## JK
// auv_top
module auv_top #(
    parameter integer ADDR_WIDTH = 24,
    parameter integer ROM_SIZE = 16384,
    parameter [ADDR_WIDTH-1:0] RST_VECTOR = 'h0,
    localparam integer RomSizeWords = ROM_SIZE / 4,
    localparam integer RomWidth = $clog2(RomSizeWords)
) (
    input   logic                       clk, rst_n,
    output  logic   [RomWidth-1:0]      imem_adr,
    input   logic   [31:0]              imem_dat,
    output  logic   [ADDR_WIDTH-1:0]    wb_adr_o,
    input   logic   [15:0]              wb_dat_i,
    output  logic   [15:0]              wb_dat_o,
    output  logic   [ 1:0]              wb_sel_o,
    output  logic                       wb_we_o, wb_stb_o, wb_cyc_o,
    input   logic                       wb_ack_i, wb_stall_i
);
For scale: about 4,800 cells after synthesis, about 690 flip-flops, ~110 I/O pins.
Settings: LEC_CHECK=0, CAP_MARGIN=30, CORE_MARGIN=2, CORE_UTILIZATION=66, GPL_TIMING_DRIVEN=0, HOLD_SLACK_MARGIN=0.04, MAX_ROUTING_LAYER=met4, PLACE_DENSITY_LB_ADDON=0.06, SLEW_MARGIN=25, TNS_END_PERCENT=60; clock period 8.26 ns.
run.sh (not shown) runs the stock make flow with config.mk's settings and CLKGATE_MAP_FILE=.
JK did not make it past global routing (5_1_grt), where a tool error ended it.
Input-level comparison between MS and JK:
Settings: PLACE_DENSITY_LB_ADDON no longer set, was 0.06; TNS_END_PERCENT no longer set, was 60; GPL_TIMING_DRIVEN no longer set, was 0; CAP_MARGIN now 20, was 30; HOLD_SLACK_MARGIN no longer set, was 0.04; SLEW_MARGIN now 20, was 25; MAX_ROUTING_LAYER no longer set, was met4; CORE_UTILIZATION now 54, was 66; the clock period (ns, I/O delays scaled along) now 11.6, was 8.26.
--- outcome ---
Every run in JK and MS closed cleanly, with the single exception of JK.
Worst setup slack after placement | MS above JK
Taking JK as the reference, in MS HPWL reported at the end of detailed placement moved down; number of gates resized after cts moved down.
Taking JK as 1.0, MS lands at 0.849 on global placement routability congestion.
From JK to MS the numbers moved as follows: buffer depth of the longest clock path level, number of buffers added for setup after CTS moved down, count of placed standard cells including taps moved down.
The die of MS is larger than the one used in JK.
### MS -> AL
Settings: SETUP_SLACK_MARGIN now 2.26, previously not set; CORE_UTILIZATION now 61, was 54; the clock period (ns, I/O delays scaled along) now 8.73, was 11.6.
AL terminated abnormally: global routing (5_1_grt) reported GRT-0116.
From MS to AL the numbers moved as follows: number of buffer cells added on primary ports about even, buffer levels on the longest clock path about even, buffers inserted during post-CTS setup optimization rose 137, TritonCTS buffer count fell 3, width of the die fell about 6%.
When AL is measured against MS, its core area turns out 11,000 µm² lower.
MS fits on a die that is larger than the die of AL.
Diff MS -> AL | standard-cell row count | decrease of about 6.4%
Inputs modified between AL and TR:
Settings: removing SETUP_SLACK_MARGIN (formerly 2.26); changing CORE_UTILIZATION from 61 to 40; changing the clock period (ns, I/O delays scaled along) from 8.73 to 12.0.
Notes after the runs:
- The remaining runs in AL and TR completed every stage, whereas AL halted early.
- The placer congestion estimate of TR is lower than that of AL.
- Area enclosed by the die boundary grows by more than half when moving from AL to TR.
- AL -> TR: synthesized area delta 0, exact match
- TR against AL: post-cts sizing count went down 403; register bit count reported by yosys stayed essentially flat.


run 1:
Starting RTL as in the previous note.
// auv_top
module auv_top #(
    parameter integer ADDR_WIDTH = 24,
    parameter integer ROM_SIZE = 16384,
    parameter [ADDR_WIDTH-1:0] RST_VECTOR = 'h0,
    localparam integer RomSizeWords = ROM_SIZE / 4,
    localparam integer RomWidth = $clog2(RomSizeWords)
) (
    input   logic                       clk, rst_n,
    output  logic   [RomWidth-1:0]      imem_adr,
    input   logic   [31:0]              imem_dat,
    output  logic   [ADDR_WIDTH-1:0]    wb_adr_o,
    input   logic   [15:0]              wb_dat_i,
    output  logic   [15:0]              wb_dat_o,
    output  logic   [ 1:0]              wb_sel_o,
    output  logic                       wb_we_o, wb_stb_o, wb_cyc_o,
    input   logic                       wb_ack_i, wb_stall_i
);
Settings: LEC_CHECK=0, CAP_MARGIN=25, CELL_PAD_IN_SITES_DETAIL_PLACEMENT=0, CELL_PAD_IN_SITES_GLOBAL_PLACEMENT=0, CORE_ASPECT_RATIO=0.74, CORE_MARGIN=4, CORE_UTILIZATION=40, CTS_CLUSTER_DIAMETER=371, CTS_CLUSTER_SIZE=42, GPL_ROUTABILITY_DRIVEN=0, GPL_TIMING_DRIVEN=0, HOLD_SLACK_MARGIN=0.13, MIN_ROUTING_LAYER=met2, PLACE_DENSITY_LB_ADDON=0.0, SLEW_MARGIN=20, TNS_END_PERCENT=10; clock period 8.48 ns.
Run 1 is listed as incomplete: the tool reported an error in global routing and the run ended there.
For run 2, these inputs were changed with respect to run 1:
==> flow/config.mk <==
export PLATFORM = sky130hd
export DESIGN_NAME = auv_top
export DESIGN_NICKNAME = auv_top
export VERILOG_FILES = /design/flow/design.v
export SDC_FILE = /design/flow/constraint.sdc
export NUM_CORES = 4
export LEC_CHECK = 0
export CAP_MARGIN = 20
export CORE_MARGIN = 2
export CORE_UTILIZATION = 35
export SLEW_MARGIN = 20
==> flow/constraint.sdc <==
create_clock -name core_clock -period 12.9 [get_ports {clk}]
set_input_delay 2.5800 -clock core_clock [delete_from_list [all_inputs] [get_ports {clk}]]
set_output_delay 2.5800 -clock core_clock [all_outputs]
set_load 0.01 [all_outputs]
Notes after the runs:
Run 2 finished all stages; the layout is clean.
Run 1 got as far as global routing, where a tool error ended the run.
Run 1 -> run 2: area reported by Yosys stat flat
Diff run 1 -> run 2: row count grew by 25%; hold-fix buffer count after cts ~0 delta; post-DP HPWL dropped about 13%; number of buffers created by CTS saw an increase.
Setup slack at placement, run 1 and run 2: larger value in run 2
Taking run 1 as 1.0, run 2 lands at 1.15 on area of the core.
Cmp run 2 vs run 1: number of instances resized during post-cts repair lower in run 2
In run 2, count of input and output buffers is higher than in run 1.
On number of ports placed on the die boundary, run 1 and run 2 are basically level.
Relative to run 2, the following input files were edited for run 3:
--- a/flow/config.mk
+++ b/flow/config.mk
@@ -8,4 +8,4 @@
 export CAP_MARGIN = 20
 export CORE_MARGIN = 2
-export CORE_UTILIZATION = 35
+export CORE_UTILIZATION = 40
 export SLEW_MARGIN = 20
==> flow/constraint.sdc <==
create_clock -name core_clock -period 11.6 [get_ports {clk}]
set_input_delay 2.3200 -clock core_clock [delete_from_list [all_inputs] [get_ports {clk}]]
set_output_delay 2.3200 -clock core_clock [all_outputs]
set_load 0.01 [all_outputs]
Findings:
Run 3 -> run 2: synthesized netlist cell count delta 0, exact match. Taking run 2 as the reference point, the total power of run 3 rises by 11%. Of run 2 and run 3, the lower met2 routed wirelength belongs to run 3. Run 2 → run 3: total number of vias held, count of clock-buffer cells in the layout went down 4, worst-case register-to-register setup slack went down 1.32 ns. Run 3 does better than run 2 on routed wire length.
Input-level comparison between run 4 and run 3:
--- a/flow/config.mk
+++ b/flow/config.mk
@@ -8,4 +8,5 @@
 export CAP_MARGIN = 20
 export CORE_MARGIN = 2
-export CORE_UTILIZATION = 40
+export CORE_UTILIZATION = 50
 export SLEW_MARGIN = 20
+export TNS_END_PERCENT = 5
==> flow/constraint.sdc <==
create_clock -name core_clock -period 6.5 [get_ports {clk}]
set_input_delay 1.3000 -clock core_clock [delete_from_list [all_inputs] [get_ports {clk}]]
set_output_delay 1.3000 -clock core_clock [all_outputs]
set_load 0.01 [all_outputs]
## What came out
To summarise run 4: no stage aborted, but the layout did not pass its checks, failing on negative setup slack. The end point of the critical path comes out imem_adr[6] in one run and imem_adr[7] in the other, namely in run 4 and run 3 respectively. Diff run 3 -> run 4: data-path buffer share of cell area in the final layout climbed 7.6 points; total power grew by 89%; non-clock buffer count increased by 180% relative to the old numbers; pin slew with the least headroom to its limit now smaller.
No activity file was given, so power comes from the tool's default toggle rates.
